==> flow/design.v (excerpt) <==
module comparator_latch #
(
  parameter n_to_response_time = -1038,
  parameter p_to_response_time = -1020,
  parameter const_response_time = 1285,
  parameter n_to_tau = -1248,
  parameter p_to_tau = 1037,
  parameter const_tau = 1042,
  parameter n_to_response_time_lh = -1752,
  parameter p_to_response_time_lh = -1006,
  parameter const_response_time_lh = 1185,
  parameter n_to_tau_lh = 1131,
  parameter p_to_tau_lh = -1115,
  parameter const_tau_lh = 1529
)
(
  input clk,
  input reset,
  input sys_clk,
  input [15-1:0] n,
  input [15-1:0] p,
  output [35-1:0] out
);
Size: about 6,800 cells after synthesis, about 25 flip-flops, roughly 68 I/O pins, ~0.057 sq mm of cells after synthesis.
==> flow/config.mk <==
export PLATFORM = sky130hd
export DESIGN_NAME = comparator_latch
export DESIGN_NICKNAME = comparator_latch
export VERILOG_FILES = /design/flow/design.v
export SDC_FILE = /design/flow/constraint.sdc
export NUM_CORES = 4
export LEC_CHECK = 0
export ABC_AREA = 1
export CAP_MARGIN = 20
export CORE_MARGIN = 2
export CORE_UTILIZATION = 71
export CTS_CLUSTER_DIAMETER = 344
export CTS_CLUSTER_SIZE = 17
export MAX_ROUTING_LAYER = met4
export SLEW_MARGIN = 20
==> flow/constraint.sdc <==
create_clock -name core_clock -period 17.3 [get_ports {clk}]
set_input_delay 3.4600 -clock core_clock [delete_from_list [all_inputs] [get_ports {clk}]]
set_output_delay 3.4600 -clock core_clock [all_outputs]
set_load 0.01 [all_outputs]
run.sh (not shown) runs the stock make flow with config.mk's settings and CLKGATE_MAP_FILE=.
The starting point completed and failed the layout checks on setup timing.
Change:
ABC_AREA = default   (was 1)
CORE_UTILIZATION = 40   (was 71)
CTS_CLUSTER_DIAMETER = default   (was 344)
CTS_CLUSTER_SIZE = default   (was 17)
MAX_ROUTING_LAYER = default   (was met4)
clock period = 19.5 ns   (was 17.3 ns; I/O delays follow)
=> The new run ran to the end with violations: setup timing; worst hold slack is better by 0.061 ns; count of clock-buffer cells in the layout increases by 1; synthesized area decreases by 5.5%; final area decreases by 9.2%; worst setup slack is better by 1.3 ns; die area increases by 67%; global-route usage decreases by 30 points.
Change:
CORE_UTILIZATION = 17   (was 40)
clock period = 24.8 ns   (was 19.5 ns; I/O delays follow)
What happened: The new run finished with timing, DRC and antenna clean; first-iteration DRC count shrinks by 25%; area after synthesis is unchanged; final area falls by 9.1%; hold slack loses 0.022 ns; register-to-register slack improves by 5.4 ns; die area goes up by 130%; via count decreases by 11%.
Change:
ABC_AREA = 1   (was default)
CORE_UTILIZATION = 72   (was 17)
CTS_CLUSTER_SIZE = 100   (was default)
PLACE_DENSITY = 0.38   (was default)
TNS_END_PERCENT = 15   (was default)
clock period = 18.6 ns   (was 24.8 ns; I/O delays follow)
With this change the flow finished but fails on setup timing.
Synthesized area grows by 5.8%.
Die size shrinks by 75%.


## onyx
Starting RTL as in the previous note.
export LEC_CHECK = 0
export ABC_AREA = 1
export CAP_MARGIN = 20
export CORE_ASPECT_RATIO = 0.5
export CORE_MARGIN = 2
export CORE_UTILIZATION = 71
export CTS_CLUSTER_DIAMETER = 272
export CTS_CLUSTER_SIZE = 96
export PLACE_DENSITY = 0.38
export SLEW_MARGIN = 20
create_clock -name core_clock -period 13.3 [get_ports {clk}]
onyx: aborted in global routing (5_1_grt) (tool error)
[inputs] indigo vs onyx
# onyx
export LEC_CHECK = 0
export ABC_AREA = 1
export CAP_MARGIN = 20
export CORE_ASPECT_RATIO = 0.5
export CORE_MARGIN = 2
export CORE_UTILIZATION = 71
export CTS_CLUSTER_DIAMETER = 272
export CTS_CLUSTER_SIZE = 96
export PLACE_DENSITY = 0.38
export SLEW_MARGIN = 20
create_clock -name core_clock -period 13.3 [get_ports {clk}]
# indigo
export LEC_CHECK = 0
export CAP_MARGIN = 20
export CORE_MARGIN = 2
export CORE_UTILIZATION = 66
export SLEW_MARGIN = 20
create_clock -name core_clock -period 14.6 [get_ports {clk}]
- Of onyx and indigo, only onyx never reached the final stage.
- Compared with onyx, in indigo starting density of the core shrank by 5.6 points; count of instantiated cells in the yosys netlist shrank by 16%; synthesized cell count shrank by 1,100; core area grew by 2.4%; die size grew by 1.5%.
- onyx has higher pre-CTS worst setup slack than indigo.
- STATUS synthesized area: indigo wins against onyx
- The average cell area after synthesis number comes out lower for onyx vs indigo.
Inputs modified between indigo and nickel:
# indigo
export LEC_CHECK = 0
export CAP_MARGIN = 20
export CORE_MARGIN = 2
export CORE_UTILIZATION = 66
export SLEW_MARGIN = 20
create_clock -name core_clock -period 14.6 [get_ports {clk}]
# nickel
export LEC_CHECK = 0
export CAP_MARGIN = 20
export CORE_MARGIN = 2
export CORE_UTILIZATION = 40
export SETUP_SLACK_MARGIN = 3.36
export SLEW_MARGIN = 20
create_clock -name core_clock -period 24.8 [get_ports {clk}]
==> results <==
nickel: full flow OK, the timing, design-rule and antenna checks passed
For the count of fill cells added during filler insertion, nickel came in 7,373 higher than indigo did.
Looking at critical path endpoint, the state_cycle_counter[8]$_SDFFE_PP0P_ result is from indigo; the state_cycle_counter[11]$_SDFFE_PP0P_ one comes from nickel.
Re design area: nickel is 8.7% down on indigo.
Of nickel and indigo, nickel shows the lower number of nets in the final layout, with indigo above it.
In the tables for nickel and indigo, worst path setup slack after routing reads lower with indigo.
Input changes introduced in garnet (baseline for comparison: nickel):
# nickel
export LEC_CHECK = 0
export CAP_MARGIN = 20
export CORE_MARGIN = 2
export CORE_UTILIZATION = 40
export SETUP_SLACK_MARGIN = 3.36
export SLEW_MARGIN = 20
create_clock -name core_clock -period 24.8 [get_ports {clk}]
# garnet
export LEC_CHECK = 0
export CAP_MARGIN = 20
export CORE_MARGIN = 2
export CORE_UTILIZATION = 66
export CTS_CLUSTER_SIZE = 64
export SETUP_SLACK_MARGIN = 3.72
export SLEW_MARGIN = 20
create_clock -name core_clock -period 13.9 [get_ports {clk}]
Notes after the runs:
Via count of the first global-routing pass (nickel / garnet): 0.855
Although garnet finished all stages, its layout failed final checks on negative setup slack.
[garnet] area of the core fell 39% relative to nickel
Higher final net count among garnet and nickel: garnet
Input-level comparison between sierra and garnet:
# garnet
export LEC_CHECK = 0
export CAP_MARGIN = 20
export CORE_MARGIN = 2
export CORE_UTILIZATION = 66
export CTS_CLUSTER_SIZE = 64
export SETUP_SLACK_MARGIN = 3.72
export SLEW_MARGIN = 20
create_clock -name core_clock -period 13.9 [get_ports {clk}]
# sierra
export LEC_CHECK = 0
export CAP_MARGIN = 20
export CORE_MARGIN = 2
export CORE_UTILIZATION = 70
export MAX_ROUTING_LAYER = met4
export SLEW_MARGIN = 20
create_clock -name core_clock -period 19.5 [get_ports {clk}]
--- outcome ---
- What the final checks of sierra revealed, after a flow that finished every stage, was a layout that fails on negative setup slack.
- Of the two values seen for uppermost layer routed, met4 was produced by sierra and met5 by garnet.
- Diff garnet..sierra | synthesized area | unchanged
- Between garnet and sierra, total number of cells along the worst setup path is lower for garnet, sierra comes in above that.
- Compared with garnet, in sierra floorplan core density moved up, number of buffer and inverter stages on the critical path up 6.
- Number of filler instances in the final layout (sierra vs. garnet) decreases by more than 10%
- Of garnet and sierra, the higher via count of the routed design belongs to sierra.
- sierra reports its capture point of the critical path as state_cycle_counter[2]$_SDFFE_PP0P_ while garnet reports state_cycle_counter[6]$_SDFFE_PP0P_.
- Taking garnet as the reference, in sierra total number of placement rows went down.
